==> flow/config.mk <==
export PLATFORM = sky130hd
export DESIGN_NAME = CORDICNCO
export DESIGN_NICKNAME = CORDICNCO
export VERILOG_FILES = /design/flow/design.v
export SDC_FILE = /design/flow/constraint.sdc
export NUM_CORES = 4
export LEC_CHECK = 0
export ABC_AREA = 1
export CAP_MARGIN = 15
export CELL_PAD_IN_SITES_GLOBAL_PLACEMENT = 0
export CORE_MARGIN = 2
export CORE_UTILIZATION = 72
export CTS_CLUSTER_DIAMETER = 60
export CTS_CLUSTER_SIZE = 24
export GPL_ROUTABILITY_DRIVEN = 1
export MAX_ROUTING_LAYER = met4
export SETUP_SLACK_MARGIN = -0.29
export SLEW_MARGIN = 15
export TNS_END_PERCENT = 85
==> flow/constraint.sdc <==
create_clock -name core_clock -period 3.05 [get_ports {clk_i}]
set_input_delay 0.6100 -clock core_clock [delete_from_list [all_inputs] [get_ports {clk_i}]]
set_output_delay 0.6100 -clock core_clock [all_outputs]
set_load 0.01 [all_outputs]
==> flow/design.v <==
`timescale 1ns / 1ps
module CORDICROT
#(	parameter   ODAT_W	= 16,
	parameter   SHIFT		= 1)
(
	input	Clk_i,
	input	Rst_i,
	input	signed  [ODAT_W-1:0]	X_i,
	input	signed  [ODAT_W-1:0]	Y_i,
	input	Val_i,
	input	Sign_i,
	output	reg	signed	[ODAT_W-1:0]	X_o,
	output	reg	signed	[ODAT_W-1:0]	Y_o,
	output	reg	Val_o
);
    wire    [ODAT_W-1:0]    shiftedInX;
    wire    [ODAT_W-1:0]    shiftedInY;
    assign  shiftedInX    =   X_i >>> SHIFT;
    assign  shiftedInY    =   Y_i >>> SHIFT;
always @(posedge Clk_i) begin
    if (Rst_i) begin
        Val_o	<= 1'b0;
    end else if	(Val_i)	begin
        Val_o	<= Val_i;
    end	else	begin
		Val_o	<=	1'b0;
	end
end
always @(posedge Clk_i) begin
    if (Rst_i) begin
        X_o   <= {ODAT_W{1'b0}};
        Y_o   <= {ODAT_W{1'b0}};
    end else if (Val_i) begin
        if (Sign_i) begin
            X_o   <= X_i + shiftedInY;
            Y_o   <= Y_i - shiftedInX; 
        end else begin
            X_o   <= X_i - shiftedInY;
            Y_o   <= Y_i + shiftedInX;
        end
    end
end
endmodule
module CORDICNCO (
    clk_i,
    rst_i,
    val_i,
    phase_inc_i,
    cos_o,
    sin_o,
    val_o
    );
    parameter                   ODAT_W              = 16;
    parameter                   P_INC_W             = 16;
    parameter                   ITER_NUM            = 16;
    parameter                   EN_SIN_N            = 0;
    localparam  [P_INC_W-1:0]   ANGLE_270_DEGREE    = 3<<(P_INC_W-2);
    localparam  [P_INC_W-1:0]   ANGLE_180_DEGREE    = 1<<(P_INC_W-1);
    localparam  [P_INC_W-1:0]   ANGLE_90_DEGREE     = 1<<(P_INC_W-2);
    localparam [15:0] INIT_VALUE = 16'h4CCC;
    input                           clk_i;
    input                           rst_i;
    input                           val_i;
    input           [P_INC_W-1:0]   phase_inc_i;
    output  reg     [ODAT_W-1:0]    cos_o;
    output  reg     [ODAT_W-1:0]    sin_o;
    output  reg                     val_o;
    wire    [P_INC_W-1:0]           precompAngle[ODAT_W-1:0];
    wire    [ODAT_W-1:0]            x_pipe[ITER_NUM:0];
    wire    [ODAT_W-1:0]            y_pipe[ITER_NUM:0];
    wire    [ITER_NUM:0]            val_pipe;
    reg     [P_INC_W-1:0]           phase_diff_pipe[ITER_NUM-1:0];
    reg     [1:0]                   sc_sign_pipe[ITER_NUM-1:0];
    reg     [P_INC_W-1:0]           phase_accumulator;
    reg     [P_INC_W-1:0]           current_phase;
    reg     [1:0]                   sc_sign_prev;
    reg     [1:0]                   sc_sign;
    reg     [2:0]                   val_sr;
    genvar  g;
    integer i;
    assign  x_pipe[0]   = INIT_VALUE;
    assign  y_pipe[0]   = INIT_VALUE;
    assign  val_pipe[0] = val_sr[2];
always @(posedge clk_i or posedge rst_i) begin
    if (rst_i) begin
        phase_accumulator   <= {P_INC_W{1'b0}};
    end else if (val_i) begin
        phase_accumulator   <= phase_accumulator + phase_inc_i;
    end
end
assign precompAngle [0] = 16'd8190;   
assign precompAngle [1] = 16'd4834;    
assign precompAngle [2] = 16'd2554;    
assign precompAngle [3] = 16'd1296;    
assign precompAngle [4] = 16'd650;     
assign precompAngle [5] = 16'd325;     
assign precompAngle [6] = 16'd162;     
assign precompAngle [7] = 16'd81;     
assign precompAngle [8] = 16'd40;      
assign precompAngle [9] = 16'd20;      
assign precompAngle [10] = 16'd10;     
assign precompAngle [11] = 16'd5;      
assign precompAngle [12] = 16'd2;      
assign precompAngle [13] = 16'd1;      
assign precompAngle [14] = 16'd0;      
assign precompAngle [15] = 16'd0;      
always @(posedge clk_i or posedge rst_i) begin
    if (rst_i) begin
        current_phase   <= {P_INC_W{1'b0}};
        sc_sign         <= 2'b0;
    end else begin
        if (phase_accumulator > ANGLE_270_DEGREE) begin
            current_phase   <= {P_INC_W{1'b0}} - phase_accumulator;
            sc_sign         <= 2'b10;
        end else if (phase_accumulator > ANGLE_180_DEGREE) begin
            current_phase   <= phase_accumulator - ANGLE_180_DEGREE;
            sc_sign         <= 2'b11;
        end else if (phase_accumulator > ANGLE_90_DEGREE) begin
            current_phase   <= ANGLE_180_DEGREE - phase_accumulator;
            sc_sign         <= 2'b01;
        end else begin
            current_phase   <= phase_accumulator;
            sc_sign         <= 2'b00;
        end
    end
end
always @(posedge clk_i or posedge rst_i) begin
    if (rst_i) begin
        val_sr <= 3'b0;
    end else begin
        val_sr <= {val_sr[1:0], val_i};
    end
end
always @(posedge clk_i) begin
    phase_diff_pipe[0]  <= current_phase - precompAngle[0];
    sc_sign_pipe[0]     <= sc_sign;
    for(i=1; i<ITER_NUM; i=i+1) begin
        sc_sign_pipe[i] <= sc_sign_pipe[i-1];
        if (phase_diff_pipe[i-1][P_INC_W-1]) begin
            phase_diff_pipe[i] <= phase_diff_pipe[i-1] + precompAngle[i];
        end else begin
            phase_diff_pipe[i] <= phase_diff_pipe[i-1] - precompAngle[i];
        end
    end
end
generate
    for (g = 0; g < ITER_NUM; g = g + 1) begin : cordic_pipe
        CORDICROT #(
            .ODAT_W     (ODAT_W),
            .SHIFT      (g+1)
        ) cordic_rotation_inst (
            .Clk_i      (clk_i),
            .Rst_i      (rst_i),
            .X_i        (x_pipe[g]),
            .Y_i        (y_pipe[g]),
            .Val_i      (val_pipe[g]),
            .Sign_i     (phase_diff_pipe[g][P_INC_W-1]),
            .X_o        (x_pipe[g+1]),
            .Y_o        (y_pipe[g+1]),
            .Val_o      (val_pipe[g+1])
            );
    end
endgenerate
generate 
    if (EN_SIN_N) begin
        always @(posedge clk_i or posedge rst_i) begin
            if (rst_i) begin
                sin_o       <= {ODAT_W{1'b0}};
            end else begin
                if (sc_sign_prev[1]) begin
                    sin_o   <=  y_pipe[ITER_NUM];
                end else begin
                    sin_o   <= ~y_pipe[ITER_NUM] + {{(ODAT_W-1){1'b0}}, 1'b1};
                end
            end
        end
    end else begin
        always @(posedge clk_i or posedge rst_i) begin
            if (rst_i) begin
                sin_o       <= {ODAT_W{1'b0}};
            end else begin
                if (sc_sign_prev[1]) begin
                    sin_o   <= ~y_pipe[ITER_NUM] + {{(ODAT_W-1){1'b0}}, 1'b1};
                end else begin
                    sin_o   <=  y_pipe[ITER_NUM];
                end
            end
        end
    end
endgenerate
always @(posedge clk_i or posedge rst_i) begin
    if (rst_i) begin
        cos_o           <= {ODAT_W{1'b0}};
        sc_sign_prev    <= 2'b0;
        val_o           <= 1'b0;
    end else begin
        if (sc_sign_prev[0]) begin
            cos_o   <= ~x_pipe[ITER_NUM] + {{(ODAT_W-1){1'b0}}, 1'b1};
        end else begin
            cos_o   <= x_pipe[ITER_NUM];
        end
        sc_sign_prev    <= sc_sign_pipe[ITER_NUM-1];
        val_o           <= val_pipe[ITER_NUM];
    end
end
endmodule
==> flow/run.sh <==
#!/bin/bash
# the make line also repeats each setting of config.mk as NAME=value (left out here)
make -C /OpenROAD-flow-scripts/flow DESIGN_CONFIG=/design/flow/config.mk WORK_HOME=/design/flow/orfs CLKGATE_MAP_FILE= finish
==> impl_metrics.yaml, run 1 <==
# physical design summary
status:
  status: "complete, but fails checks"
  violatedChecks: "negative setup slack"
finish:
  finalNonFillerCells: 9941
  num-fill-cells: 6299
  syn2layout_area_growth_pct: 7.85
  nNetsFinal: 9557
logic_synthesis:
  ys_seq_share_pct: 27.5
  ys_warn_count: 21
  synth_area_sq_um: 60500
  synth_area_leader_cell: "dfxtp_1"
  area_leaders: "dfxtp_1 25%, ha_1 14%, nand2_1 9.4%, inv_1 7.8%, xor2_1 6.6%"
  ys_area_sq_um: 60500
  synthArstFlopShare_pct: 8.85
  simple_gate_share_pct: 22.4
  synth.avg_cell_area_sq_um: 6.95
  most_common_cell: "nand2_1"
  synthMuxAreaShare_pct: 0
  synth.top_cell.area_share_pct: 24.6
  top_cells_by_count: "1,518 x nand2_1, 1,255 x inv_1, 908 x nor2_1"
  netlist_instances: 8708
  synth-edff-count: 0
  ys_ff: 814
  fa_ha_area_share_pct: 15.7
  xor_share_pct: 8.12
  synthDistinctLibCells: 54
  logic_family: "simple AND/OR/NAND/NOR gates"
  yosys_cells: 8708
  syn_nets: 9462
  aoi_share_pct: 17.1
  synthFlopType: "dfxtp_1"
power:
  power_frac_comb_pct: 53.5
  clockPowerShare_pct: 18.7
  fin_total_pwr_mw: 51.2
  ir_worst_vdd_mv: 0.747
  power.group.top: "combinational cells"
  power.density_nw_per_um2: 785
  netSwitchingFraction_pct: 45.9
  p_int_mw: 27.7
  p_leak_nw: 35.6
  p_switching_mw: 23.5
  p_clk_mw: 9.56
  seqPwrFrac_pct: 27.8
  sequentialPower_mw: 14.2
  powerComb_mw: 27.4
global_routing:
  grt_remaining_overflow: 0
  grt_use_total_pct: 38.7
  grt_pass1_wl_um: 269000
  grt_pass1_vias: 55700
  grt_max_degree: 148
  antenna_found_initial: 1
clock_network:
  cts_tree: "yes"
  htreeDepth: 3
  cts.clk_slew.worst_paths_ns: 0.09
  post_cts_buffers: 0
  cts_buffer_depth: 3
  clk_latency_ns: 0.68
  clockRootBuffer: "clkbuf_16"
  hold_buffers: 0
  cts_sinks: 814
  cts_buffers: 69
drt:
  routed_wl_um: 167000
  via_count: 58500
  drtPass1Iterations: 7
  wire_per_inst_um: 16.8
  drc: 0
  initialDrtViolationCount: 4911
  ant_nets: 0
  vias_per_cell: 5.88
final_timing:
  hold_viol: 0
  max_freq_mhz: 326
  fin_ws_ns: -0.0200
  period_needed_ns: 3.07
  min_period_over_period_pct: 101
  setup_viol: 1
  slew_headroom_pct: 24.1
  drv_slew: 0
  fin_skew_ns: 0.0308
  worstMarginPinSlew_ns: 1.14
setup_path:
  cp_data_arrival_time_ns: 3.64
  reg2reg_from: "cordic_pipe[4].cordic_rotation_inst.Y_o[7]$_SDFFE_PP0P_"
  critical_path_class: "reg -> reg"
  cpPeakStageDelay_ns: 0.35
  reg2reg_slack_ns: -0.02
  critical_path_depth: 18
  cp-start-kind: "register"
  cp-end-kind: "register"
  worstReg2RegEnd: "cordic_pipe[5].cordic_rotation_inst.X_o[14]$_SDFFE_PP0P_"
  critical_path.max_fanout: 4
  path_delay_family: "simple AND/OR/NAND/NOR gates"
  endpoint: "cordic_pipe[5].cordic_rotation_inst.X_o[14]$_SDFFE_PP0P_"
  crit_start: "cordic_pipe[4].cordic_rotation_inst.Y_o[7]$_SDFFE_PP0P_"
  path_buffers: 4
  cp_data_required_time_ns: 3.62
  reg2reg_depth: 18
  crit_chain: "inv_1 > nand3_1 > nor3_1 > nand2_1 > o31ai_1 > xor2_1 > inv_1 > ha_1 > nand2_1 > inv_1 > a21oi_1 > nor2_1 > nor2_1 > nand2_1 > a21oi_1 > o21ai_0 > nand2_1 > inv_1"
  crit_slowest_cell: "ha_1"
floorplan:
  fp_util_pct: 72.5
  num_rows: 106
  die_area_sq_um: 86400
  core_sq_um: 83400
  io-pin-count: 52
  die-width_um: 294
  dieHeight_um: 294
job:
  maxCapViolCount: 0
  warning_count: 55
placement:
  hpwlAfterDp_um: 128000
  place_inst: 9812
  place_congestion: 1.02
  io_buffers: 51
min_path:
  holdCritPathClass: "in -> async"
==> final cells by class <==
cell class | instances | area (sq um) | share of cell area (%)
clock buffer | 77 | 1850 | 2.84
clock inverter | 51 | 559 | 0.857
sequential | 814 | 16700 | 25.5
inverter | 1271 | 4780 | 7.33
multi-input combinational | 6441 | 38300 | 58.7
tap | 1080 | 1350 | 2.07
timing repair buffer | 206 | 1720 | 2.63
antenna | 1 | 2.50 | 0.00384
==> layer usage <==
metal	vias to the layer above	track usage (%)	wire length, um
li1	28800	-	-
met1	26900	43.8	66400
met5	-	-	0
met2	2137	66.6	80500
met4	0	21.6	10200
met3	602	4.47	9670
==> stage by stage <==
step | hold slack [ns] | TNS [ns] | instance area (sq um) | util [%] | setup WS, ns
floorplan | 0.310 | 0 | 60500 | - | 0.0750
global placement | 0.310 | 0 | 62800 | 75.3 | 0.101
detailed placement | 0.313 | 0 | 62800 | 75.3 | 0.0489
CTS | 0.0999 | -0.0717 | 65200 | 78.2 | -0.0472
global route | 0.123 | -13.26 | 65300 | 78.2 | -0.288
finish | 0.112 | -0.0200 | 65300 | 78.2 | -0.0200
==> timing repair <==
action / in CTS / in global routing
gates resized: 0 / 4
hold endpoints to repair: 0 / 0
setup endpoints to repair: 0 / 5
==> run 2: changes to the inputs <==
ABC_AREA = 0   (was 1)
CAP_MARGIN = 0   (was 15)
CELL_PAD_IN_SITES_DETAIL_PLACEMENT = 1   (was unset)
CORE_ASPECT_RATIO = 0.67   (was unset)
CORE_MARGIN = 4   (was 2)
CORE_UTILIZATION = 51   (was 72)
CTS_CLUSTER_DIAMETER = 63   (was 60)
CTS_CLUSTER_SIZE = 31   (was 24)
GPL_ROUTABILITY_DRIVEN = 0   (was 1)
GPL_TIMING_DRIVEN = 1   (was unset)
MIN_ROUTING_LAYER = met2   (was unset)
PLACE_DENSITY_LB_ADDON = 0.05   (was unset)
SETUP_SLACK_MARGIN = 0.49   (was -0.29)
SLEW_MARGIN = 5   (was 15)
TNS_END_PERCENT = 25   (was 85)
clock period = 6.2 ns   (was 3.05 ns; I/O delays follow)
==> run 2 against run 1 <==
The run now finishes clean. Sequential power shrank 48%. Routed wire length increased by 6.8%. Combinational power decreased by 58%. Sequential share of layout area increased by 1.7 points. Critical path type unchanged. Largest power group unchanged. Highest routed layer unchanged.
==> impl_metrics.yaml, run 2 <==
# physical design summary
status:
  status: "finished clean"
logic_synthesis:
  yosys_cells: 6655
  fa_ha_area_share_pct: 16.6
  netlist_instances: 6655
  synth.top_cell.area_share_pct: 26.0
  ys_seq_share_pct: 29.1
  synth_area_leader_cell: "dfxtp_1"
  aoi_share_pct: 20.1
  xor_share_pct: 10.4
  simple_gate_share_pct: 14.8
  synthArstFlopShare_pct: 8.85
  most_common_cell: "nor2_1"
  synth-edff-count: 0
  synthMuxAreaShare_pct: 5.47
  synth.avg_cell_area_sq_um: 8.59
  ys_area_sq_um: 57200
  ys_ff: 814
  logic_family: "AND-OR/OR-AND gates"
  ys_warn_count: 21
  synth_area_sq_um: 57200
  synthDistinctLibCells: 92
  area_leaders: "dfxtp_1 26%, ha_1 15%, xnor2_1 7.1%, nor2_1 4.9%, mux2i_1 4.8%"
  top_cells_by_count: "749 x nor2_1, 742 x dfxtp_1, 693 x ha_1"
  synthFlopType: "dfxtp_1"
  syn_nets: 7409
power:
  seqPwrFrac_pct: 31.7
  ir_worst_vdd_mv: 0.335
  power_frac_comb_pct: 49.0
  netSwitchingFraction_pct: 43.9
  clockPowerShare_pct: 19.3
  p_leak_nw: 26.7
  power.group.top: "combinational cells"
  powerComb_mw: 11.4
  p_int_mw: 13.1
  fin_total_pwr_mw: 23.3
  sequentialPower_mw: 7.37
  p_switching_mw: 10.2
  power.density_nw_per_um2: 380
  p_clk_mw: 4.49
drt:
  via_count: 68000
  wire_per_inst_um: 21.8
  drc: 0
  vias_per_cell: 8.34
  ant_nets: 0
  drtPass1Iterations: 20
  routed_wl_um: 178000
  initialDrtViolationCount: 11400
global_routing:
  grt_max_degree: 176
  grt_pass1_wl_um: 291000
  grt_pass1_vias: 77000
  grt_use_total_pct: 48.2
  grt_remaining_overflow: 0
  antenna_found_initial: 2
setup_path:
  cpPeakStageDelay_ns: 1.09
  endpoint: "cordic_pipe[4].cordic_rotation_inst.Y_o[12]$_SDFFE_PP0P_"
  reg2reg_from: "cordic_pipe[3].cordic_rotation_inst.X_o[5]$_SDFFE_PP0P_"
  critical_path.max_fanout: 6
  worstReg2RegEnd: "cordic_pipe[4].cordic_rotation_inst.Y_o[12]$_SDFFE_PP0P_"
  path_delay_family: "AND-OR/OR-AND gates"
  critical_path_class: "reg -> reg"
  cp-start-kind: "register"
  cp_data_arrival_time_ns: 5.53
  path_buffers: 1
  crit_chain: "inv_1 > ha_1 > nand3b_1 > o41ai_1 > xor2_1 > ha_1 > a21o_1 > a21oi_1 > or2_1 > a21oi_1 > a211oi_1 > a211o_1 > a311oi_1"
  reg2reg_depth: 13
  cp-end-kind: "register"
  cp_data_required_time_ns: 6.84
  reg2reg_slack_ns: 1.31
  crit_slowest_cell: "a21oi_1"
  crit_start: "cordic_pipe[3].cordic_rotation_inst.X_o[5]$_SDFFE_PP0P_"
  critical_path_depth: 13
final_timing:
  max_freq_mhz: 204
  fin_skew_ns: 0.0484
  setup_viol: 0
  setup_tns_ns: 0
  rsz0062_at_grt: "false"
  hold_viol: 0
  period_needed_ns: 4.89
  worstMarginPinSlew_ns: 1.45
  drv_slew: 0
  slew_headroom_pct: 3.49
  min_period_over_period_pct: 78.9
clock_network:
  cts_buffers: 55
  cts.clk_slew.worst_paths_ns: 0.09
  cts_buffer_depth: 3
  cts_sinks: 814
  hold_buffers: 0
  post_cts_buffers: 0
  cts_tree: "yes"
  cts_resized: 0
  clk_latency_ns: 0.74
  clockRootBuffer: "clkbuf_16"
  htreeDepth: 2
job:
  maxCapViolCount: 0
  warning_count: 59
floorplan:
  fp_util_pct: 51.5
  dieHeight_um: 282
  core_sq_um: 111000
  die_area_sq_um: 118000
  num_rows: 100
  die-width_um: 417
  io-pin-count: 52
finish:
  syn2layout_area_growth_pct: 7.09
  finalNonFillerCells: 8147
  final_core_utilization_pct: 55.1
  num-fill-cells: 13200
  nNetsFinal: 7348
min_path:
  min_path_cells: 0
  hold_end: "phase_diff_pipe[6][0]$_DFF_P_"
  holdCritPathClass: "reg -> reg"
  min_from: "phase_diff_pipe[5][0]$_DFF_P_"
placement:
  io_buffers: 51
  place_inst: 8011
  hpwlAfterDp_um: 126000
run 2: stage by stage:
step | instance area, sq um | hold WS, ns | setup slack, ns
floorplan | 57200 | 0.310 | 1.45
global placement | 59000 | 0.310 | 2.26
finish | 61200 | 0.327 | 1.31
detailed placement | 59000 | 0.313 | 2.11
global route | 61200 | 0.335 | 1.07
CTS | 61000 | 0.333 | 2.10
run 2: metal layers:
layer	share of wire [%]	GRT usage, %	routed length, um
met1	0	-	0
met2	47	52.1	83800
met3	45	65.6	80100
met4	7.9	11.4	14100
met5	0	-	0
run 2: final cells by class:
class                      count  area, sq um  share of cell area [%]
inverter                     329         1240                    2.02
clock buffer                  59         1400                    2.29
tap                         1479         1850                    3.02
multi-input combinational   5315        38600                    63.0
timing repair buffer          79          785                    1.28
clock inverter                42          628                    1.03
sequential                   814        16700                    27.2
antenna                       30         75.1                   0.123
==> run 3: changes to the inputs <==
ABC_AREA = unset   (was 0)
CAP_MARGIN = 20   (was 0)
CELL_PAD_IN_SITES_DETAIL_PLACEMENT = unset   (was 1)
CELL_PAD_IN_SITES_GLOBAL_PLACEMENT = unset   (was 0)
CORE_ASPECT_RATIO = unset   (was 0.67)
CORE_MARGIN = 2   (was 4)
CORE_UTILIZATION = 58   (was 51)
CTS_CLUSTER_DIAMETER = unset   (was 63)
CTS_CLUSTER_SIZE = 58   (was 31)
GPL_ROUTABILITY_DRIVEN = unset   (was 0)
GPL_TIMING_DRIVEN = unset   (was 1)
MAX_ROUTING_LAYER = unset   (was met4)
MIN_ROUTING_LAYER = unset   (was met2)
PLACE_DENSITY_LB_ADDON = unset   (was 0.05)
SETUP_SLACK_MARGIN = -0.29   (was 0.49)
SLEW_MARGIN = 20   (was 5)
TNS_END_PERCENT = 5   (was 25)
clock period = 3.79 ns   (was 6.2 ns; I/O delays follow)
==> run 3 against run 2 <==
Still clean on timing, DRC and antenna. Hold slack lost 0.0031 ns. Area after synthesis stayed put. Total power is 62% higher. Utilization is 8.9 points higher. Clock-buffer cell count is 69 higher. Combinational power increased by 49%. Critical path type unchanged.
==> impl_metrics.yaml, run 3 <==
# physical design summary
logic_synthesis:
  synth_area_sq_um: 57200
  yosys_cells: 6655
  logic_family: "AND-OR/OR-AND gates"
  ys_seq_share_pct: 29.1
  fa_ha_area_share_pct: 16.6
  synthFlopType: "dfxtp_1"
  top_cells_by_count: "749 x nor2_1, 742 x dfxtp_1, 693 x ha_1"
  simple_gate_share_pct: 14.8
  most_common_cell: "nor2_1"
  netlist_instances: 6655
  ys_ff: 814
  synth-edff-count: 0
  aoi_share_pct: 20.1
  synth_area_leader_cell: "dfxtp_1"
  xor_share_pct: 10.4
  synth.avg_cell_area_sq_um: 8.59
  synthDistinctLibCells: 92
  synthArstFlopShare_pct: 8.85
  syn_nets: 7409
  synth.top_cell.area_share_pct: 26.0
  ys_warn_count: 21
  synthMuxAreaShare_pct: 5.47
  area_leaders: "dfxtp_1 26%, ha_1 15%, xnor2_1 7.1%, nor2_1 4.9%, mux2i_1 4.8%"
  ys_area_sq_um: 57200
drt:
  via_count: 46800
  wire_per_inst_um: 17.4
  initialDrtViolationCount: 2693
  routed_wl_um: 141000
  diodes: 0
  drc: 0
  ant_nets: 0
  vias_per_cell: 5.78
  drtPass1Iterations: 5
power:
  clockPowerShare_pct: 23.9
  powerComb_mw: 17.0
  power_frac_comb_pct: 45.1
  p_clk_mw: 9.01
  ir_worst_vdd_mv: 0.669
  p_leak_nw: 27.8
  seqPwrFrac_pct: 31.0
  power.density_nw_per_um2: 600
  netSwitchingFraction_pct: 38.1
  p_int_mw: 23.3
  fin_total_pwr_mw: 37.6
  power.group.top: "combinational cells"
  sequentialPower_mw: 11.7
  p_switching_mw: 14.4
final_timing:
  period_needed_ns: 3.71
  max_freq_mhz: 270
  whs_ns: 0.324
  min_period_over_period_pct: 97.9
  fin_skew_ns: 0.0153
  drv_slew: 0
  setup_viol: 0
  fin_ws_ns: 0.0798
  slew_headroom_pct: 16.4
  worstMarginPinSlew_ns: 1.25
  hold_viol: 0
setup_path:
  critical_path_class: "reg -> reg"
  cp-end-kind: "register"
  reg2reg_depth: 12
  path_delay_family: "simple AND/OR/NAND/NOR gates"
  reg2reg_from: "cordic_pipe[6].cordic_rotation_inst.Y_o[11]$_SDFFE_PP0P_"
  crit_chain: "or4_1 > or4_1 > ha_1 > mux2i_1 > ha_1 > a21oi_1 > o31ai_1 > a2111o_1 > and3_1 > or4_1 > a31oi_1 > nor2_1"
  crit_start: "cordic_pipe[6].cordic_rotation_inst.Y_o[11]$_SDFFE_PP0P_"
  critical_path_depth: 12
  path_buffers: 0
  endpoint: "cordic_pipe[7].cordic_rotation_inst.X_o[14]$_SDFFE_PP0P_"
  worstReg2RegEnd: "cordic_pipe[7].cordic_rotation_inst.X_o[14]$_SDFFE_PP0P_"
  crit_top_cell: "or4_1"
  critical_path.max_fanout: 3
  crit_slowest_cell: "or4_1"
  reg2reg_slack_ns: 0.08
  cp_data_arrival_time_ns: 4.26
  cpPeakStageDelay_ns: 0.56
  cp_data_required_time_ns: 4.34
  cp-start-kind: "register"
clock_network:
  hold_buffers: 0
  cts_tree: "yes"
  cts_buffers: 90
  htreeDepth: 3
  post_cts_buffers: 0
  cts_sinks: 814
  clockRootBuffer: "clkbuf_16"
  cts.clk_slew.worst_paths_ns: 0.06
  cts_buffer_depth: 3
  clk_latency_ns: 0.68
  cts_resized: 0
placement:
  placed_area_sq_um: 59700
  place_inst: 7930
  post-place-ws_ns: 0.104
  hpwlAfterDp_um: 110000
  io_buffers: 51
  place_congestion: 0.910
finish:
  finalNonFillerCells: 8098
  finalInstanceArea_sq_um: 62700
  nNetsFinal: 7489
  num-fill-cells: 8633
  syn2layout_area_growth_pct: 9.71
floorplan:
  num_rows: 115
  die-width_um: 318
  die_area_sq_um: 101000
  dieHeight_um: 318
  core_sq_um: 98000
  io-pin-count: 52
  fp_util_pct: 58.4
global_routing:
  grt_use_total_pct: 27.5
  grt_remaining_overflow: 0
  grt_pass1_vias: 44800
  antenna_found_initial: 1
  grt_max_degree: 95
  grt_pass1_wl_um: 231000
status:
  status: "finished clean"
job:
  maxCapViolCount: 0
  warning_count: 53
min_path:
  min_from: "cordic_pipe[15].cordic_rotation_inst.Val_o$_SDFF_PP0_"
  holdCritPathClass: "reg -> reg"
  min_path_cells: 0
  hold_end: "val_o$_DFF_PP0_"
-- run 3: final cells by class --
class | count | area, sq um | area share, %
Inverter | 329 | 1240 | 1.98
Clock buffer | 128 | 2570 | 4.09
Timing Repair Buffer | 185 | 1600 | 2.55
Clock inverter | 40 | 504 | 0.804
Multi-Input combinational cell | 5315 | 38500 | 61.4
Sequential cell | 814 | 16700 | 26.6
Tap cell | 1287 | 1610 | 2.57
-- run 3: layer usage --
layer / part of all wire [%] / global-route usage, %
met2: 47 / 47.5
met5: 0 / 0
met3: 2.8 / 2.73
met4: 3.3 / 8.79
met1: 46 / 36.0
-- run 3: through the flow --
step                utilization [%]  setup TNS [ns]
CTS                            64.0               0
finish                         64.0               0
global placement               60.9               0
floorplan                         -           -5.17
global route                   64.0          -0.248
detailed placement             60.9               0
==> run 4: changes to the inputs <==
ABC_AREA = 1   (was unset)
CORE_ASPECT_RATIO = 0.6   (was unset)
CORE_UTILIZATION = 15   (was 58)
CTS_CLUSTER_SIZE = 25   (was 58)
GPL_TIMING_DRIVEN = 0   (was unset)
MIN_ROUTING_LAYER = met2   (was unset)
PLACE_DENSITY_LB_ADDON = 0.24   (was unset)
SETUP_SLACK_MARGIN = unset   (was -0.29)
TNS_END_PERCENT = 50   (was 5)
clock period = 4.22 ns   (was 3.79 ns; I/O delays follow)
==> run 4 against run 3 <==
Still clean. Utilization is 46 points lower. Clock skew is 0.035 ns higher. Area after synthesis is 5.8% higher. Critical endpoint is now cordic_pipe[3].cordic_rotation_inst.X_o[15]$_SDFFE_PP0P_.
==> impl_metrics.yaml, run 4 <==
# physical design summary
status:
  status: "finished clean"
final_timing:
  fin_ws_ns: 0.105
  slew_headroom_pct: 17.2
  fin_skew_ns: 0.0507
  min_period_over_period_pct: 97.5
  hold_viol: 0
  setup_tns_ns: 0
  whs_ns: 0.294
  worstMarginPinSlew_ns: 1.24
  rsz0062_at_grt: "false"
  setup_viol: 0
  period_needed_ns: 4.11
  drv_slew: 0
  max_freq_mhz: 243
placement:
  io_buffers: 51
  hpwlAfterDp_um: 198000
  placed_area_sq_um: 68100
  post-place-ws_ns: -0.358
  place_inst: 14100
  place_congestion: 0.962
power:
  p_int_mw: 22.0
  powerComb_mw: 21.8
  ir_worst_vdd_mv: 0.383
  power_frac_comb_pct: 51.6
  p_clk_mw: 9.82
  power.density_nw_per_um2: 588
  sequentialPower_mw: 10.7
  netSwitchingFraction_pct: 48.0
  fin_total_pwr_mw: 42.3
  power.group.top: "combinational cells"
  seqPwrFrac_pct: 25.2
  p_leak_nw: 35.9
  clockPowerShare_pct: 23.2
  p_switching_mw: 20.3
clock_network:
  cts_sinks: 814
  htreeDepth: 3
  hold_buffers: 0
  cts.clk_slew.worst_paths_ns: 0.06
  clockRootBuffer: "clkbuf_16"
  cts_buffers: 100
  cts_buffer_depth: 3
  clk_latency_ns: 0.82
  cts_tree: "yes"
drt:
  vias_per_cell: 5.70
  drtPass1Iterations: 15
  routed_wl_um: 258000
  wire_per_inst_um: 17.9
  ant_nets: 0
  drc: 0
  via_count: 82000
  initialDrtViolationCount: 8286
logic_synthesis:
  xor_share_pct: 8.12
  synthMuxAreaShare_pct: 0
  area_leaders: "dfxtp_1 25%, ha_1 14%, nand2_1 9.4%, inv_1 7.8%, xor2_1 6.6%"
  ys_ff: 814
  aoi_share_pct: 17.1
  yosys_cells: 8708
  synth-edff-count: 0
  netlist_instances: 8708
  fa_ha_area_share_pct: 15.7
  top_cells_by_count: "1,518 x nand2_1, 1,255 x inv_1, 908 x nor2_1"
  synth_area_leader_cell: "dfxtp_1"
  simple_gate_share_pct: 22.4
  most_common_cell: "nand2_1"
  synth_area_sq_um: 60500
  synth.avg_cell_area_sq_um: 6.95
  ys_seq_share_pct: 27.5
  logic_family: "simple AND/OR/NAND/NOR gates"
  syn_nets: 9462
  ys_area_sq_um: 60500
  synth.top_cell.area_share_pct: 24.6
  synthDistinctLibCells: 54
  synthFlopType: "dfxtp_1"
  synthArstFlopShare_pct: 8.85
  ys_warn_count: 21
setup_path:
  critical_path_class: "reg -> reg"
  cp-start-kind: "register"
  cp_data_required_time_ns: 4.91
  cpPeakStageDelay_ns: 0.65
  endpoint: "cordic_pipe[3].cordic_rotation_inst.X_o[15]$_SDFFE_PP0P_"
  cp-end-kind: "register"
  reg2reg_slack_ns: 0.11
  crit_chain: "buf_2 > clkinvlp_4 > clkbuf_2 > nand2_1 > xnor2_1 > ha_1 > nand2_1 > inv_1 > a21oi_2 > o21ai_0 > nand2_1 > nand2_1 > nand3_1 > nand3_1 > nand2_1 > inv_1"
  crit_slowest_cell: "xnor2_1"
  cp_data_arrival_time_ns: 4.80
  reg2reg_depth: 16
  path_delay_family: "buffers and inverters"
  worstReg2RegEnd: "cordic_pipe[3].cordic_rotation_inst.X_o[15]$_SDFFE_PP0P_"
  crit_start: "phase_diff_pipe[3][15]$_DFF_P_"
  crit_top_cell: "nand2_1"
  path_buffers: 5
  reg2reg_from: "phase_diff_pipe[3][15]$_DFF_P_"
  critical_path.max_fanout: 10
  critical_path_depth: 16
global_routing:
  grt_pass1_wl_um: 377000
  antenna_found_initial: 3
  grt_use_total_pct: 18.7
  grt_max_degree: 36
  grt_remaining_overflow: 0
  grt_pass1_vias: 91400
floorplan:
  die_area_sq_um: 409000
  fp_util_pct: 15.1
  num_rows: 180
  core_sq_um: 401000
  dieHeight_um: 496
  die-width_um: 824
  io-pin-count: 52
min_path:
  min_path_cells: 0
  min_from: "sc_sign_pipe[8][0]$_DFF_P_"
  holdCritPathClass: "reg -> reg"
  hold_end: "sc_sign_pipe[9][0]$_DFF_P_"
finish:
  finalInstanceArea_sq_um: 71900
  finalNonFillerCells: 14400
  syn2layout_area_growth_pct: 18.9
  nNetsFinal: 9628
  final_core_utilization_pct: 17.9
job:
  maxCapViolCount: 0
  warning_count: 52
run 4: cell type report:
class | count | area (sq um)
Clock inverter | 52 | 686
Tap cell | 5369 | 6720
Timing Repair Buffer | 65 | 822
Sequential cell | 814 | 16700
Buffer | 181 | 786
Fill cell | 45900 | 329000
Inverter | 1271 | 4780
Antenna cell | 64 | 160
Multi-Input combinational cell | 6441 | 38500
Clock buffer | 133 | 2860
run 4: layer usage:
metal  GRT usage [%]  wire, um  up-vias
li1                -         -    28800
met1               -         0    29000
met2            15.4     98700    22600
met3            32.8    141000     1341
met4            2.96     10800      238
met5            15.4      7500        -
run 4: what timing repair did:
item | 4_1_cts | 5_1_grt
setup buffers | 0 | 0
resized | 5 | 42
endpoints found under the setup margin | 8 | 73
cloned | 0 | 0
==> run 5: changes to the inputs <==
ABC_AREA = unset   (was 1)
CORE_ASPECT_RATIO = unset   (was 0.6)
CORE_UTILIZATION = 40   (was 15)
CTS_CLUSTER_SIZE = unset   (was 25)
GPL_TIMING_DRIVEN = unset   (was 0)
MIN_ROUTING_LAYER = unset   (was met2)
PLACE_DENSITY_LB_ADDON = unset   (was 0.24)
SETUP_SLACK_MARGIN = -0.29   (was unset)
TNS_END_PERCENT = unset   (was 50)
clock period = 3.81 ns   (was 4.22 ns; I/O delays follow)
==> run 5 against run 4 <==
Sequential share of layout area rose by 3.1 points. Register-to-register slack is essentially flat. Clock-buffer cell count down 6. First-iteration DRC count down 69%. Total power decreased by 10%.
==> impl_metrics.yaml, run 5 <==
# physical design summary
final_timing:
  worstMarginPinSlew_ns: 1.04
  setup_viol: 0
  drv_slew: 0
  min_period_over_period_pct: 97.4
  fin_skew_ns: 0.0253
  fin_ws_ns: 0.0972
  max_freq_mhz: 269
  period_needed_ns: 3.71
  whs_ns: 0.323
  hold_viol: 0
  slew_headroom_pct: 29.6
global_routing:
  antenna_found_initial: 8
  grt_max_degree: 166
  grt_remaining_overflow: 0
  grt_use_total_pct: 18.9
  grt_pass1_wl_um: 231000
  grt_pass1_vias: 44700
placement:
  place_congestion: 0.900
  post-place-ws_ns: 0.140
  io_buffers: 51
  hpwlAfterDp_um: 108000
setup_path:
  crit_top_cell: "or4_1"
  critical_path_depth: 12
  cp_data_arrival_time_ns: 4.26
  worstReg2RegEnd: "cordic_pipe[7].cordic_rotation_inst.X_o[14]$_SDFFE_PP0P_"
  cpPeakStageDelay_ns: 0.55
  critical_path.max_fanout: 3
  crit_slowest_cell: "or4_1"
  reg2reg_slack_ns: 0.1
  cp-start-kind: "register"
  cp_data_required_time_ns: 4.35
  path_buffers: 0
  crit_chain: "or4_1 > or4_1 > ha_1 > mux2i_1 > ha_1 > a21oi_1 > o31ai_1 > a2111o_1 > and3_1 > or4_1 > a31oi_1 > nor2_1"
  endpoint: "cordic_pipe[7].cordic_rotation_inst.X_o[14]$_SDFFE_PP0P_"
  reg2reg_from: "cordic_pipe[6].cordic_rotation_inst.Y_o[11]$_SDFFE_PP0P_"
  crit_start: "cordic_pipe[6].cordic_rotation_inst.Y_o[11]$_SDFFE_PP0P_"
  reg2reg_depth: 12
  path_delay_family: "simple AND/OR/NAND/NOR gates"
  cp-end-kind: "register"
  critical_path_class: "reg -> reg"
drt:
  met2_length_um: 63200
  top_layer: "met5"
  drtPass1Iterations: 5
  ant_nets: 0
  wl_met3_um: 5040
  via_count: 46600
  initialDrtViolationCount: 2592
  drt-met1-wl_um: 68700
  drc: 0
  wire_per_inst_um: 16.2
  vias_per_cell: 5.36
  routed_wl_um: 141000
logic_synthesis:
  synth.top_cell.area_share_pct: 26.0
  yosys_cells: 6655
  synth-edff-count: 0
  ys_area_sq_um: 57200
  ys_ff: 814
  netlist_instances: 6655
  synthArstFlopShare_pct: 8.85
  xor_share_pct: 10.4
  synthMuxAreaShare_pct: 5.47
  most_common_cell: "nor2_1"
  syn_nets: 7409
  area_leaders: "dfxtp_1 26%, ha_1 15%, xnor2_1 7.1%, nor2_1 4.9%, mux2i_1 4.8%"
  fa_ha_area_share_pct: 16.6
  synth_area_sq_um: 57200
  synthFlopType: "dfxtp_1"
  top_cells_by_count: "749 x nor2_1, 742 x dfxtp_1, 693 x ha_1"
  aoi_share_pct: 20.1
  synth_area_leader_cell: "dfxtp_1"
  ys_warn_count: 21
  logic_family: "AND-OR/OR-AND gates"
  synthDistinctLibCells: 92
  ys_seq_share_pct: 29.1
  simple_gate_share_pct: 14.8
  synth.avg_cell_area_sq_um: 8.59
finish:
  nNetsFinal: 7478
  syn2layout_area_growth_pct: 11.0
clock_network:
  post_cts_buffers: 0
  clk_latency_ns: 0.71
  cts.clk_slew.worst_paths_ns: 0.06
  hold_buffers: 0
  cts_sinks: 814
  clockRootBuffer: "clkbuf_16"
  htreeDepth: 3
  cts_tree: "yes"
  cts_resized: 0
  cts_buffer_depth: 3
  cts_buffers: 93
floorplan:
  io-pin-count: 52
  die-width_um: 382
  core_sq_um: 142000
  fp_util_pct: 40.3
  dieHeight_um: 382
  die_area_sq_um: 146000
  num_rows: 138
min_path:
  min_from: "phase_diff_pipe[7][2]$_DFF_P_"
  hold_end: "phase_diff_pipe[8][2]$_DFF_P_"
  holdCritPathClass: "reg -> reg"
  min_path_cells: 0
power:
  power_frac_comb_pct: 44.8
  power.group.top: "combinational cells"
  netSwitchingFraction_pct: 37.9
  seqPwrFrac_pct: 30.6
  p_leak_nw: 27.7
  power.density_nw_per_um2: 597
  fin_total_pwr_mw: 37.9
  p_switching_mw: 14.4
  sequentialPower_mw: 11.6
  p_int_mw: 23.5
  powerComb_mw: 17.0
  clockPowerShare_pct: 24.7
  ir_worst_vdd_mv: 0.485
  p_clk_mw: 9.35
job:
  maxCapViolCount: 0
  warning_count: 57
status:
  status: "finished clean"
## run 5: through the flow
stage               area (sq um)  util [%]  instances  TNS [ns]
CTS                        63500      44.8       8686         0
global placement           60300      42.5       8519         0
global route               63500      44.8       8686    -0.868
floorplan                  57200         -       6655     -3.97
detailed placement         60300      42.5       8519         0
finish                     63500      44.8       8689         0
## run 5: layout make-up
cell class | count | area (sq um)
fillers | 13900 | 78300
diodes | 3 | 7.51
clock buffers | 127 | 2650
well taps | 1890 | 2360
clock inverters | 40 | 557
flip-flops and latches | 814 | 16700
inverters | 329 | 1240
repair buffers | 171 | 1450
multi-input cells | 5315 | 38500
## run 5: per-layer routing
metal,vias to the layer above,track usage [%]
met5,-,0
met4,4,5.43
met3,215,2.55
met2,725,31.1
met1,21600,25.8
li1,24000,-
==> run 6: changes to the inputs <==
ABC_AREA = 1   (was unset)
CAP_MARGIN = 15   (was 20)
CELL_PAD_IN_SITES_GLOBAL_PLACEMENT = 0   (was unset)
CORE_UTILIZATION = 72   (was 40)
CTS_CLUSTER_DIAMETER = 60   (was unset)
CTS_CLUSTER_SIZE = 16   (was unset)
GPL_ROUTABILITY_DRIVEN = 1   (was unset)
MAX_ROUTING_LAYER = met4   (was unset)
PLACE_DENSITY_LB_ADDON = 0.16   (was unset)
SETUP_SLACK_MARGIN = 0.84   (was -0.29)
SLEW_MARGIN = 15   (was 20)
TNS_END_PERCENT = 85   (was unset)
clock period = 3.22 ns   (was 3.81 ns; I/O delays follow)
==> run 6 against run 5 <==
The flow now stops in 5_1_grt. Die size shrank 41%. Synthesized cell count increased by 31%. Area after synthesis is 5.8% higher.
==> impl_metrics.yaml, run 6 <==
# generated from flow reports
status:
  status: "stopped before the end"
  haltStage: "5_1_grt"
  stop_error: "[ERROR GRT-0232] Routing congestion too high. Check the congestion heatmap in the GUI."
logic_synthesis:
  synth.avg_cell_area_sq_um: 6.95
  area_leaders: "dfxtp_1 25%, ha_1 14%, nand2_1 9.4%, inv_1 7.8%, xor2_1 6.6%"
  top_cells_by_count: "1,518 x nand2_1, 1,255 x inv_1, 908 x nor2_1"
  synthArstFlopShare_pct: 8.85
  yosys_cells: 8708
  ys_ff: 814
  syn_nets: 9462
  synthDistinctLibCells: 54
  synth_area_sq_um: 60500
  ys_area_sq_um: 60500
  ys_warn_count: 21
  xor_share_pct: 8.12
  fa_ha_area_share_pct: 15.7
  logic_family: "simple AND/OR/NAND/NOR gates"
  most_common_cell: "nand2_1"
  synthFlopType: "dfxtp_1"
  synth_area_leader_cell: "dfxtp_1"
  ys_seq_share_pct: 27.5
  synth-edff-count: 0
  aoi_share_pct: 17.1
  simple_gate_share_pct: 22.4
  synthMuxAreaShare_pct: 0
  netlist_instances: 8708
  synth.top_cell.area_share_pct: 24.6
clock_network:
  cts_buffers: 79
  cts_buffer_depth: 3
  clockRootBuffer: "clkbuf_16"
  hold_buffers: 0
  cts_sinks: 814
  htreeDepth: 3
floorplan:
  die-width_um: 294
  fp_util_pct: 72.5
  die_area_sq_um: 86400
  num_rows: 106
  core_sq_um: 83400
  dieHeight_um: 294
  io-pin-count: 52
global_routing:
  grt_use_total_pct: 82.9
  grt_remaining_overflow: 606
placement:
  hpwlAfterDp_um: 130000
  place_congestion: 1.04
  io_buffers: 51
[run 6: metrics by stage]
stage                     total power [mW]  hold WS (ns)  area, sq um  setup slack (ns)  instances
after global placement                37.9         0.311        62600             0.198       9740
after CTS                             53.3        0.0107        73800             0.437      10200
after floorplan                       32.4         0.310        60800             0.759       8708
after detailed placement              38.8         0.312        62600             0.214       9740
[run 6: per-layer routing]
metal	overflow	track usage [%]
met1	15	80.1
met2	344	96.3
met3	48	69.5
met4	199	83.2
met5	-	-
[run 6: timing repair]
| action | 4_1_cts |
|---|---|
| gates resized | 1556 |
| endpoints found under the setup margin | 365 |
| setup buffers | 345 |
| gates cloned | 1 |
| pin swaps | 588 |
==> run 7: changes to the inputs <==
ABC_AREA = unset   (was 1)
CAP_MARGIN = 20   (was 15)
CELL_PAD_IN_SITES_GLOBAL_PLACEMENT = unset   (was 0)
CORE_UTILIZATION = 13   (was 72)
CTS_CLUSTER_DIAMETER = unset   (was 60)
CTS_CLUSTER_SIZE = unset   (was 16)
GPL_ROUTABILITY_DRIVEN = unset   (was 1)
MAX_ROUTING_LAYER = unset   (was met4)
PLACE_DENSITY_LB_ADDON = unset   (was 0.16)
SETUP_SLACK_MARGIN = unset   (was 0.84)
SLEW_MARGIN = 20   (was 15)
TNS_END_PERCENT = unset   (was 85)
clock period = 5.05 ns   (was 3.22 ns; I/O delays follow)
==> run 7 against run 6 <==
Now clean on timing, DRC and antenna. Die size grew to 5.2 times the previous value. Area after synthesis shrank 5.5%. Synthesized cell count shrank 24%.
==> impl_metrics.yaml, run 7 <==
# physical design summary
setup_path:
  critical_path_depth: 12
  path_buffers: 0
  crit_start: "cordic_pipe[6].cordic_rotation_inst.Y_o[11]$_SDFFE_PP0P_"
  worstReg2RegEnd: "cordic_pipe[7].cordic_rotation_inst.X_o[14]$_SDFFE_PP0P_"
  crit_chain: "or4_1 > or4_1 > ha_1 > mux2i_1 > ha_1 > a21oi_1 > o31ai_1 > a2111o_1 > and3_1 > or4_1 > a31oi_1 > nor2_1"
  cp_data_required_time_ns: 5.59
  reg2reg_depth: 12
  endpoint: "cordic_pipe[7].cordic_rotation_inst.X_o[14]$_SDFFE_PP0P_"
  critical_path_class: "reg -> reg"
  reg2reg_slack_ns: 1.04
  cp_data_arrival_time_ns: 4.56
  reg2reg_from: "cordic_pipe[6].cordic_rotation_inst.Y_o[11]$_SDFFE_PP0P_"
  path_delay_family: "simple AND/OR/NAND/NOR gates"
  crit_slowest_cell: "or4_1"
  cpPeakStageDelay_ns: 0.55
  critical_path.max_fanout: 7
  cp-end-kind: "register"
  cp-start-kind: "register"
  crit_top_cell: "or4_1"
floorplan:
  core_sq_um: 438000
  dieHeight_um: 667
  io-pin-count: 52
  die_area_sq_um: 445000
  num_rows: 243
  fp_util_pct: 13.1
  die-width_um: 667
power:
  sequentialPower_mw: 8.73
  p_switching_mw: 10.7
  powerComb_mw: 12.3
  power.group.top: "combinational cells"
  ir_worst_vdd_mv: 0.284
  p_clk_mw: 7.46
  p_leak_nw: 27.4
  power_frac_comb_pct: 43.1
  seqPwrFrac_pct: 30.7
  netSwitchingFraction_pct: 37.6
  p_int_mw: 17.8
  clockPowerShare_pct: 26.2
  power.density_nw_per_um2: 418
finish:
  syn2layout_area_growth_pct: 19.0
  num-fill-cells: 49500
  nNetsFinal: 7392
logic_synthesis:
  xor_share_pct: 10.4
  top_cells_by_count: "749 x nor2_1, 742 x dfxtp_1, 693 x ha_1"
  yosys_cells: 6655
  aoi_share_pct: 20.1
  fa_ha_area_share_pct: 16.6
  synth_area_leader_cell: "dfxtp_1"
  most_common_cell: "nor2_1"
  syn_nets: 7409
  ys_ff: 814
  synthFlopType: "dfxtp_1"
  netlist_instances: 6655
  ys_warn_count: 21
  ys_area_sq_um: 57200
  synth_area_sq_um: 57200
  synthArstFlopShare_pct: 8.85
  logic_family: "AND-OR/OR-AND gates"
  synth-edff-count: 0
  synth.avg_cell_area_sq_um: 8.59
  area_leaders: "dfxtp_1 26%, ha_1 15%, xnor2_1 7.1%, nor2_1 4.9%, mux2i_1 4.8%"
  ys_seq_share_pct: 29.1
  synthDistinctLibCells: 92
  synth.top_cell.area_share_pct: 26.0
  simple_gate_share_pct: 14.8
  synthMuxAreaShare_pct: 5.47
global_routing:
  grt_use_total_pct: 5.90
  grt_pass1_vias: 44300
  grt_max_degree: 126
  antenna_found_initial: 1
  grt_pass1_wl_um: 225000
  grt_remaining_overflow: 0
final_timing:
  fin_skew_ns: 0.0516
  hold_viol: 0
  setup_viol: 0
  setup_tns_ns: 0
  period_needed_ns: 4.01
  max_freq_mhz: 249
  drv_slew: 0
  rsz0062_at_grt: "false"
  worstMarginPinSlew_ns: 1.02
  min_period_over_period_pct: 79.5
  whs_ns: 0.290
  slew_headroom_pct: 32.3
clock_network:
  hold_buffers: 0
  htreeDepth: 3
  cts.clk_slew.worst_paths_ns: 0.06
  cts_buffers: 96
  cts_resized: 0
  clk_latency_ns: 0.73
  cts_buffer_depth: 3
  clockRootBuffer: "clkbuf_16"
  cts_tree: "yes"
  cts_sinks: 814
  post_cts_buffers: 0
status:
  status: "finished clean"
job:
  warning_count: 55
  maxCapViolCount: 0
min_path:
  hold_end: "sc_sign_pipe[13][0]$_DFF_P_"
  holdCritPathClass: "reg -> reg"
  min_from: "sc_sign_pipe[12][0]$_DFF_P_"
  min_path_cells: 0
drt:
  initialDrtViolationCount: 2369
  vias_per_cell: 3.65
  via_count: 45900
  wire_per_inst_um: 10.7
  drc: 0
  drtPass1Iterations: 5
  ant_nets: 0
  routed_wl_um: 135000
placement:
  place_congestion: 0.827
  hpwlAfterDp_um: 103000
  io_buffers: 51
[run 7: layout make-up]
class / count / area, sq um / area share [%]
sequential: 814 / 16700 / 24.5
timing repair buffer: 82 / 773 / 1.14
multi-input combinational: 5315 / 38500 / 56.6
inverter: 329 / 1240 / 1.82
antenna: 8 / 20.0 / 0.0294
clock inverter: 56 / 816 / 1.20
tap: 5880 / 7360 / 10.8
clock buffer: 120 / 2640 / 3.87
[run 7: stage by stage]
stage / worst slack [ns] / util [%] / total power [mW] / std cells / cell area (sq um)
floorplan: 0.534 / - / 18.4 / 6655 / 57200
global route: 0.812 / 15.5 / 30.7 / 12600 / 68100
finish: 1.04 / 15.5 / 28.5 / 12600 / 68100
CTS: 1.04 / 15.5 / 28.8 / 12600 / 68000
detailed placement: 1.08 / 14.7 / 21.1 / 12400 / 64600
global placement: 0.994 / 14.7 / 21.0 / 12400 / 64600
[run 7: layer usage]
metal | wire, um | vias up | global-route usage, %
met5 | 0 | - | 0
met4 | 3440 | 0 | 1.61
met3 | 4640 | 196 | 0.737
met2 | 62100 | 598 | 10.1
met1 | 64700 | 21300 | 7.77
li1 | - | 23800 | -
==> run 8: changes to the inputs <==
ABC_AREA = 1   (was unset)
CAP_MARGIN = 15   (was 20)
CELL_PAD_IN_SITES_GLOBAL_PLACEMENT = 0   (was unset)
CORE_UTILIZATION = 72   (was 13)
CTS_CLUSTER_DIAMETER = 60   (was unset)
CTS_CLUSTER_SIZE = 24   (was unset)
GPL_ROUTABILITY_DRIVEN = 1   (was unset)
MAX_ROUTING_LAYER = met4   (was unset)
PLACE_DENSITY_LB_ADDON = 0.04   (was unset)
SETUP_SLACK_MARGIN = 0.72   (was unset)
SLEW_MARGIN = 15   (was 20)
TNS_END_PERCENT = 85   (was unset)
clock period = 2.5 ns   (was 5.05 ns; I/O delays follow)
==> run 8 against run 7 <==
The flow now stops in 5_1_grt. Area after synthesis up 5.8%. Die size fell by 81%. Synthesized cell count rose by 31%.
==> impl_metrics.yaml, run 8 <==
# generated from flow reports
logic_synthesis:
  ys_seq_share_pct: 27.5
  synthDistinctLibCells: 54
  fa_ha_area_share_pct: 15.7
  most_common_cell: "nand2_1"
  synthMuxAreaShare_pct: 0
  ys_area_sq_um: 60500
  yosys_cells: 8708
  synth.avg_cell_area_sq_um: 6.95
  synth_area_sq_um: 60500
  xor_share_pct: 8.12
  ys_ff: 814
  netlist_instances: 8708
  top_cells_by_count: "1,518 x nand2_1, 1,255 x inv_1, 908 x nor2_1"
  synth_area_leader_cell: "dfxtp_1"
  synthFlopType: "dfxtp_1"
  synth-edff-count: 0
  area_leaders: "dfxtp_1 25%, ha_1 14%, nand2_1 9.4%, inv_1 7.8%, xor2_1 6.6%"
  ys_warn_count: 21
  logic_family: "simple AND/OR/NAND/NOR gates"
  simple_gate_share_pct: 22.4
  aoi_share_pct: 17.1
  syn_nets: 9462
  synth.top_cell.area_share_pct: 24.6
  synthArstFlopShare_pct: 8.85
clock_network:
  hold_buffers: 0
  cts_buffers: 74
  clockRootBuffer: "clkbuf_16"
  cts_sinks: 814
  cts_buffer_depth: 3
  htreeDepth: 3
placement:
  place_inst: 10500
  hpwlAfterDp_um: 139000
  place_congestion: 1.04
  io_buffers: 51
status:
  stop_error: "[ERROR GRT-0116] Global routing finished with congestion. Check the congestion regions in the DRC Viewer."
  status: "stopped before the end"
  haltStage: "5_1_grt"
floorplan:
  die_area_sq_um: 86400
  num_rows: 106
  die-width_um: 294
  fp_util_pct: 72.5
  dieHeight_um: 294
  core_sq_um: 83400
  io-pin-count: 52
global_routing:
  grt_use_total_pct: 80.8
  grt_remaining_overflow: 404
[run 8: per-stage QoR]
step	util (%)	hold WS [ns]	worst slack [ns]	area (sq um)	setup TNS, ns
floorplan	-	0.310	-0.00690	62100	-0.0137
global placement	82.9	0.311	-0.300	69200	-11.33
CTS	96.1	0.0572	-0.245	80200	-5.84
detailed placement	82.9	0.312	-0.417	69200	-24.23
[run 8: metal layers]
layer | track usage [%] | overflow
met1 | 77.0 | 6
met2 | 97.5 | 198
met3 | 61.2 | 18
met4 | 86.5 | 182
met5 | - | -
[run 8: what timing repair did]
item                       in CTS
buffers inserted              233
setup endpoints to repair     618
pin swaps                     728
gates resized                1586
gates cloned                    3
==> run 9: changes to the inputs <==
CAP_MARGIN = 20   (was 15)
CELL_PAD_IN_SITES_GLOBAL_PLACEMENT = unset   (was 0)
CORE_UTILIZATION = 67   (was 72)
CTS_CLUSTER_DIAMETER = unset   (was 60)
CTS_CLUSTER_SIZE = 72   (was 24)
GPL_ROUTABILITY_DRIVEN = unset   (was 1)
MAX_ROUTING_LAYER = unset   (was met4)
PLACE_DENSITY_LB_ADDON = unset   (was 0.04)
SETUP_SLACK_MARGIN = unset   (was 0.72)
SLEW_MARGIN = 20   (was 15)
TNS_END_PERCENT = unset   (was 85)
clock period = 3.02 ns   (was 2.5 ns; I/O delays follow)
==> run 9 against run 8 <==
Now clean on timing, DRC and antenna. Die size increased by 7.4%. Area after synthesis stayed put. Synthesized cell count is the same.
==> impl_metrics.yaml, run 9 <==
# physical design summary
status:
  status: "finished clean"
logic_synthesis:
  syn_nets: 9462
  synth_area_leader_cell: "dfxtp_1"
  area_leaders: "dfxtp_1 25%, ha_1 14%, nand2_1 9.4%, inv_1 7.8%, xor2_1 6.6%"
  ys_ff: 814
  synthDistinctLibCells: 54
  synth_area_sq_um: 60500
  simple_gate_share_pct: 22.4
  top_cells_by_count: "1,518 x nand2_1, 1,255 x inv_1, 908 x nor2_1"
  aoi_share_pct: 17.1
  synth.top_cell.area_share_pct: 24.6
  synth-edff-count: 0
  most_common_cell: "nand2_1"
  synthMuxAreaShare_pct: 0
  netlist_instances: 8708
  ys_seq_share_pct: 27.5
  synthArstFlopShare_pct: 8.85
  ys_area_sq_um: 60500
  synth.avg_cell_area_sq_um: 6.95
  ys_warn_count: 21
  fa_ha_area_share_pct: 15.7
  yosys_cells: 8708
  logic_family: "simple AND/OR/NAND/NOR gates"
  xor_share_pct: 8.12
  synthFlopType: "dfxtp_1"
placement:
  place_inst: 9947
  place_congestion: 0.990
  placed_area_sq_um: 63200
  hpwlAfterDp_um: 129000
  io_buffers: 51
power:
  power.density_nw_per_um2: 805
  seqPwrFrac_pct: 26.6
  p_int_mw: 30.4
  power.group.top: "combinational cells"
  p_switching_mw: 23.6
  clockPowerShare_pct: 21.5
  p_clk_mw: 11.6
  p_leak_nw: 36.3
  sequentialPower_mw: 14.4
  fin_total_pwr_mw: 54.1
  ir_worst_vdd_mv: 0.660
  power_frac_comb_pct: 51.9
  netSwitchingFraction_pct: 43.7
  powerComb_mw: 28.1
clock_network:
  cts_sinks: 814
  cts_tree: "yes"
  htreeDepth: 3
  clockRootBuffer: "clkbuf_16"
  clk_latency_ns: 0.69
  cts.clk_slew.worst_paths_ns: 0.07
  cts_buffers: 89
  cts_buffer_depth: 3
drt:
  drtPass1Iterations: 8
  ant_nets: 0
  via_count: 57900
  initialDrtViolationCount: 4753
  drc: 0
  wire_per_inst_um: 16.5
  vias_per_cell: 5.71
  routed_wl_um: 167000
global_routing:
  grt_remaining_overflow: 0
  grt_use_total_pct: 35.2
  grt_pass1_wl_um: 272000
  antenna_found_initial: 2
  grt_max_degree: 97
  grt_pass1_vias: 55600
floorplan:
  num_rows: 110
  core_sq_um: 89700
  dieHeight_um: 304
  die_area_sq_um: 92700
  fp_util_pct: 67.4
  die-width_um: 304
  io-pin-count: 52
job:
  warning_count: 54
  maxCapViolCount: 0
setup_path:
  endpoint: "cordic_pipe[6].cordic_rotation_inst.Y_o[7]$_SDFFE_PP0P_"
  path_delay_family: "AND-OR/OR-AND gates"
  crit_chain: "inv_1 > ha_1 > inv_1 > nor2_2 > a21oi_1 > xor2_1 > inv_1 > ha_1 > a21o_1 > a21oi_1 > buf_4 > o21ai_0 > xnor2_1 > nand2_1 > o211ai_1 > inv_1"
  critical_path_class: "reg -> reg"
  reg2reg_depth: 16
  critical_path.max_fanout: 4
  cp-end-kind: "register"
  path_buffers: 5
  cp_data_required_time_ns: 3.59
  reg2reg_slack_ns: 0.12
  cpPeakStageDelay_ns: 0.39
  crit_slowest_cell: "xnor2_1"
  reg2reg_from: "cordic_pipe[5].cordic_rotation_inst.X_o[8]$_SDFFE_PP0P_"
  cp-start-kind: "register"
  crit_start: "cordic_pipe[5].cordic_rotation_inst.X_o[8]$_SDFFE_PP0P_"
  cp_data_arrival_time_ns: 3.47
  critical_path_depth: 16
  crit_top_cell: "inv_1"
  worstReg2RegEnd: "cordic_pipe[6].cordic_rotation_inst.Y_o[7]$_SDFFE_PP0P_"
final_timing:
  slew_headroom_pct: 31.9
  max_freq_mhz: 345
  fin_skew_ns: 0.0252
  period_needed_ns: 2.90
  rsz0062_at_grt: "true"
  worstMarginPinSlew_ns: 1.02
  whs_ns: 0.309
  setup_viol: 0
  hold_viol: 0
  min_period_over_period_pct: 96.0
  drv_slew: 0
finish:
  num-fill-cells: 7256
  regArea_sq_um: 16700
  finalInstanceArea_sq_um: 67200
  syn2layout_area_growth_pct: 11.0
  final_core_utilization_pct: 74.8
  nNetsFinal: 9630
  combGateArea_sq_um: 39000
  finalNonFillerCells: 10100
min_path:
  holdCritPathClass: "in -> async"
run 9: area by class of cell:
class	instances	share of cell area [%]
Tap cell	1176	2.19
Clock buffer	113	3.65
Antenna cell	1	0.00373
Sequential cell	814	24.8
Inverter	1271	7.13
Clock inverter	52	0.971
Multi-Input combinational cell	6441	58.1
Timing Repair Buffer	259	3.17
run 9: through the flow:
step | worst slack, ns | setup TNS, ns
floorplan | 0.0450 | 0
global placement | 0.147 | 0
detailed placement | 0.0404 | 0
CTS | 0.00756 | 0
global route | -0.0643 | -0.499
finish | 0.122 | 0
run 9: repair_timing:
item | in CTS | in global routing
gates resized | 0 | 238
buffers inserted | 0 | 14
hold buffers | 0 | 0
endpoints found under the setup margin | 0 | 147
run 9: routing by layer:
layer	part of all wire, %	GRT usage, %	up-vias
met5	0	0	-
met4	5.7	18.7	0
met3	5.2	4.12	561
met2	49	63.0	1833
met1	40	41.0	26500
li1	-	-	29000
==> run 10: changes to the inputs <==
CAP_MARGIN = 10   (was 20)
CELL_PAD_IN_SITES_GLOBAL_PLACEMENT = 0   (was unset)
CORE_UTILIZATION = 71   (was 67)
CTS_CLUSTER_DIAMETER = 358   (was unset)
CTS_CLUSTER_SIZE = 17   (was 72)
GPL_ROUTABILITY_DRIVEN = 1   (was unset)
MAX_ROUTING_LAYER = met4   (was unset)
SLEW_MARGIN = 30   (was 20)
TNS_END_PERCENT = 85   (was unset)
clock period = 2.5 ns   (was 3.02 ns; I/O delays follow)
==> run 10 against run 9 <==
The run now fails in 5_1_grt. Area after synthesis did not move. Synthesized cell count did not move. Die size fell by 5.6%.
==> impl_metrics.yaml, run 10 <==
# generated from flow reports
logic_synthesis:
  top_cells_by_count: "1,518 x nand2_1, 1,255 x inv_1, 908 x nor2_1"
  synthFlopType: "dfxtp_1"
  area_leaders: "dfxtp_1 25%, ha_1 14%, nand2_1 9.4%, inv_1 7.8%, xor2_1 6.6%"
  synthDistinctLibCells: 54
  yosys_cells: 8708
  synth-edff-count: 0
  synthArstFlopShare_pct: 8.85
  syn_nets: 9462
  fa_ha_area_share_pct: 15.7
  most_common_cell: "nand2_1"
  logic_family: "simple AND/OR/NAND/NOR gates"
  ys_ff: 814
  synthMuxAreaShare_pct: 0
  ys_warn_count: 21
  ys_area_sq_um: 60500
  synth_area_leader_cell: "dfxtp_1"
  aoi_share_pct: 17.1
  synth_area_sq_um: 60500
  netlist_instances: 8708
  synth.top_cell.area_share_pct: 24.6
  simple_gate_share_pct: 22.4
  ys_seq_share_pct: 27.5
  synth.avg_cell_area_sq_um: 6.95
  xor_share_pct: 8.12
global_routing:
  grt_use_total_pct: 117
  grt_remaining_overflow: 15100
placement:
  place_congestion: 1.01
  place_inst: 10700
  io_buffers: 51
  post-place-ws_ns: -0.355
  hpwlAfterDp_um: 137000
floorplan:
  fp_util_pct: 71.4
  die_area_sq_um: 87600
  die-width_um: 296
  core_sq_um: 84700
  dieHeight_um: 296
  num_rows: 107
  io-pin-count: 52
clock_network:
  cts_buffers: 53
  cts_sinks: 814
  htreeDepth: 2
  hold_buffers: 0
  cts_buffer_depth: 3
  clockRootBuffer: "clkbuf_16"
status:
  haltStage: "5_1_grt"
  stop_error: "[ERROR GRT-0232] Routing congestion too high. Check the congestion heatmap in the GUI."
  status: "stopped before the end"
[run 10: through the flow]
stage / instance area (sq um) / total power [mW] / util, % / hold slack, ns
global placement: 69100 / 52.6 / 81.5 / 0.311
CTS: 74900 / 65.5 / 88.4 / 0.238
detailed placement: 69100 / 53.9 / 81.5 / 0.312
floorplan: 60600 / 41.5 / - / 0.310
[run 10: repair_timing]
item,in CTS
endpoints found under the setup margin,232
hold endpoints to repair,0
gates cloned,0
pin swaps,367
setup buffers,124
resized,969
[run 10: routing by layer]
| layer | GRT overflow | track usage (%) |
|---|---|---|
| met2 | 12900 | 173 |
| met1 | 195 | 93.4 |
| met3 | 233 | 78.4 |
| met4 | 1788 | 121 |
| met5 | - | - |
Power figures rest on the tool's default switching activity, not on a simulated workload.
